==> inputs of 04-27 <==
Design System, start of the top module:
module System(
	clk,
	rst,
	mbed,
	select,
	GreenBlueServoOut,
	RedServoOut,
	BinRecycleServoOut,
	RedBlueServoOut,
	GreenOtherServoOut,
	dispenseBlueLED,
	dispenseComplete,
	dispenseGreenLED,
	dispenseRedLED,
	mainState,
	mbedOutput,
	results,
	sortBlueLED,
	sortComplete,
	sortGreenLED,
	sortRedLED
);
input	clk;
input	rst;
input	[6:0] mbed;
input	[0:0] select;
output	GreenBlueServoOut;
output	RedServoOut;
output	BinRecycleServoOut;
output	RedBlueServoOut;
output	GreenOtherServoOut;
output	[0:0] dispenseBlueLED;
output	[0:0] dispenseComplete;
output	[0:0] dispenseGreenLED;
output	[0:0] dispenseRedLED;
output	[4:0] mainState;
output	[2:0] mbedOutput;
output	[2:0] results;
output	[0:0] sortBlueLED;
output	[0:0] sortComplete;
output	[0:0] sortGreenLED;
output	[0:0] sortRedLED;
wire	[1:0] conDispenseColour;
wire	[0:0] conDispenseStart;
wire	[2:0] conSortColour;
wire	[0:0] conSortStart;
wire	[2:0] controllerOutput;
wire	[0:0] dispenseComplete_ALTERA_SYNTHESIZED;
wire	[9:0] mainBinRecycle;
wire	[1:0] mainDispenseColour;
wire	[0:0] maindispenseStart;
wire	[9:0] mainGreenBlue;
wire	[9:0] mainGreenOther;
wire	[9:0] mainRed;
wire	[9:0] mainRedBlue;
wire	[2:0] mainSortColour;
wire	[0:0] mainSortStart;
  ...
clock: 3.16 ns
lec_check: 0
abc_area: 1
cap_margin: 20
core_aspect_ratio: 0.5
core_margin: 2
core_utilization: 72
cts_cluster_diameter: 298
cts_cluster_size: 15
place_density_lb_addon: 0.18
setup_slack_margin: 0.95
slew_margin: 20
run.sh (not shown) runs the stock make flow with config.mk's settings and CLKGATE_MAP_FILE=.
==> 09-07: changes against 04-27 <==
ABC_AREA = not set   (was 1)
CORE_ASPECT_RATIO = not set   (was 0.5)
CTS_CLUSTER_DIAMETER = not set   (was 298)
CTS_CLUSTER_SIZE = 10   (was 15)
PLACE_DENSITY_LB_ADDON = 0.19   (was 0.18)
SETUP_SLACK_MARGIN = 0.93   (was 0.95)
==> 10-26: changes against 04-27 <==
ABC_AREA = not set   (was 1)
CORE_ASPECT_RATIO = 0.93   (was 0.5)
CTS_CLUSTER_DIAMETER = 378   (was 298)
CTS_CLUSTER_SIZE = 10   (was 15)
HOLD_SLACK_MARGIN = 0.29   (was not set)
PLACE_DENSITY_LB_ADDON = 0.17   (was 0.18)
SETUP_SLACK_MARGIN = 0.92   (was 0.95)
SLEW_MARGIN = 5   (was 20)
==> results.ini <==
[run_status]
outcome=timing/DRC/antenna clean

[drt]
wl_met2_um=18100
wl_met1_um=16400

[logic_synthesis]
synth_top_area_share_pct=45.6
synthesis.area_sq_um=17600
ys_cells=2009
synth_cell_type_count=74

[global_route]
met1_usage_pct=37.0

[power_and_ir_drop]
seqPwrFrac_pct=50.6
internal-power_mw=8.11
comb_cell_power_mw=0.563

[die]
num_rows=57

[layout]
sh_comb_area_pct=45.8
final-clk-cell-share_pct=6.35

[placed_design]
dp_hpwl_um=24500

Source of the figures above: 09-07

==> results.ini <==
[run_status]
outcome=timing/DRC/antenna clean

[clock_network]
clk_pin_slew_ns=0.07
cts.sink_count=400

[layout]
final_nets=2675
sh_comb_area_pct=44.8
seq_share_pct=40.0

[global_route]
met1_usage_pct=40.1

[logic_synthesis]
synth_cell_type_count=55
synthesis.area_sq_um=18600

[power_and_ir_drop]
seqPwrFrac_pct=56.1
comb_cell_power_mw=0.740
internal-power_mw=7.17

[drt]
wl_met2_um=18700

[placed_design]
dp_hpwl_um=27400

Source of the figures above: 04-27

==> results.ini <==
[power_and_ir_drop]
seqPwrFrac_pct=51.2
internal-power_mw=7.99
comb_cell_power_mw=0.557

[layout]
sh_comb_area_pct=46.2
final-clk-cell-share_pct=6.07

[run_status]
outcome=timing/DRC/antenna clean

[logic_synthesis]
synth_cell_type_count=74
synthesis.area_sq_um=17600

[drt]
wl_met1_um=16400
wl_met2_um=18400

[die]
num_rows=55

Source of the figures above: 10-26



==> inputs of job 1930 <==
System again, from the RTL that the note above started with.
## System
module System(
	clk,
	rst,
	mbed,
	select,
	GreenBlueServoOut,
	RedServoOut,
	BinRecycleServoOut,
	RedBlueServoOut,
	GreenOtherServoOut,
	dispenseBlueLED,
	dispenseComplete,
	dispenseGreenLED,
	dispenseRedLED,
	mainState,
	mbedOutput,
	results,
	sortBlueLED,
	sortComplete,
	sortGreenLED,
	sortRedLED
);
export LEC_CHECK = 0
export CAP_MARGIN = 20
export CORE_MARGIN = 2
export CORE_UTILIZATION = 72
export CTS_CLUSTER_DIAMETER = 28
export CTS_CLUSTER_SIZE = 10
export HOLD_SLACK_MARGIN = -0.08
export PLACE_DENSITY_LB_ADDON = 0.14
export SETUP_SLACK_MARGIN = 0.94
export SLEW_MARGIN = 20
create_clock -name core_clock -period 3.16 [get_ports {clk}]
==> inputs of job 4449, as changes to job 1930 <==
Settings changed: CORE_ASPECT_RATIO set to 0.93, CTS_CLUSTER_DIAMETER 28 to 378, HOLD_SLACK_MARGIN -0.08 to 0.29, PLACE_DENSITY_LB_ADDON 0.14 to 0.17, SETUP_SLACK_MARGIN 0.94 to 0.92, SLEW_MARGIN 20 to 40.
==> inputs of job 8874, as changes to job 1930 <==
Settings changed: ABC_AREA set to 1, CTS_CLUSTER_DIAMETER 28 to unset, CTS_CLUSTER_SIZE 10 to unset, HOLD_SLACK_MARGIN -0.08 to unset, PLACE_DENSITY_LB_ADDON 0.14 to unset, SETUP_SLACK_MARGIN 0.94 to unset.
==> flow/constraint.sdc (replaced) <==
create_clock -name core_clock -period 5.27 [get_ports {clk}]
set_input_delay 1.0540 -clock core_clock [delete_from_list [all_inputs] [get_ports {clk}]]
set_output_delay 1.0540 -clock core_clock [all_outputs]
set_load 0.01 [all_outputs]
==> summary of the runs <==
- Job 4449 finished clean. Job 8874 completed without violations. Job 1930 produced a clean layout.
- Sequential share of layout area, highest first: job 4449, job 8874, job 1930.
- Between job 1930 and job 8874, the lower register-to-register slack is in job 1930 (gap 2.3 ns).
- In job 8874 the synthesized cell count is higher than in job 4449, by 28%.
- The lowest via count belongs to job 4449, the highest to job 8874.
- Total power: job 8874 is lower than job 4449 (about 36%).
- First-iteration DRC count, lowest first: job 4449, job 8874, job 1930.
- Clock-buffer cell count, lowest first: job 4449, job 8874, job 1930.
- Worst setup slack: job 1930 < job 4449 < job 8874.
- Between job 1930 and job 8874, the lower non-clock buffer count is in job 8874 (gap 33).
- Wire length: job 1930 > job 8874 > job 4449.
- Hold slack: job 4449 > job 8874 > job 1930.
==> figures <==
Status: job 4449 timing/DRC/antenna clean; job 8874 timing/DRC/antenna clean; job 1930 timing/DRC/antenna clean
Mapped cell area: job 4449 17550 sq um; job 8874 18630 sq um; job 1930 17550 sq um
Area fraction in full adders, half adders and majority gates: job 4449 4.918%; job 8874 4.633%; job 1930 4.918%
Final net count: job 4449 2118; job 8874 2676; job 1930 2160
Seq pwr share: job 4449 51.2%; job 8874 48.5%; job 1930 35.5%
CTS H-tree depth: job 4449 2; job 8874 2; job 1930 3
Post-synthesis compound-gate area fraction: job 4449 11.31%; job 8874 12.66%; job 1930 11.31%
Reg2Reg Capture Point: job 4449 b2v_inst3.count[13]$_SDFFE_PP0N_; job 8874 b2v_inst2.positionRedBlue[7]$_SDFFE_PP0P_; job 1930 b2v_inst2.count[8]$_SDFFE_PP0N_
Number of global-route vias before repair: job 4449 13.55k; job 8874 15.38k; job 1930 15.56k
Cell with the largest stage delay on the worst path: job 4449 sky130_fd_sc_hd__mux2_2; job 8874 sky130_fd_sc_hd__clkdlybuf4s50_1; job 1930 sky130_fd_sc_hd__or3b_2
Overall die height: job 4449 154.6 um; job 8874 164.9 um; job 1930 160.1 um
Placed Instances: job 4449 2296; job 8874 2884; job 1930 2308
Clock power share: job 4449 43.2%; job 8874 44.9%; job 1930 60.4%
Path type of the worst min-delay path: job 4449 flip-flop to flip-flop; job 8874 flip-flop to flip-flop; job 1930 primary input to flip-flop
Routability-driven placement congestion ratio: job 4449 0.9172; job 8874 0.9075; job 1930 0.8882
Hold slack: job 4449 0.4463 ns; job 8874 0.4205 ns; job 1930 0.4056 ns
Sequential portion of the cell area: job 4449 41.02%; job 8874 39.06%; job 1930 37.59%
Data arrival time of the critical path: job 4449 1.59 ns; job 8874 2.87 ns; job 1930 2.92 ns
Clock buffer count from CTS: job 4449 45; job 8874 41; job 1930 81
Worst Setup End Kind: job 4449 output pin; job 8874 output pin; job 1930 flip-flop
Portion of the layout cell area used by clock cells: job 4449 6.060%; job 8874 6.639%; job 1930 13.57%
Initial Utilization: job 4449 72.68%; job 8874 73.57%; job 1930 72.82%
Tap Cells: job 4449 313; job 8874 330; job 1930 324
Power figures rest on the tool's default switching activity, not on a simulated workload.
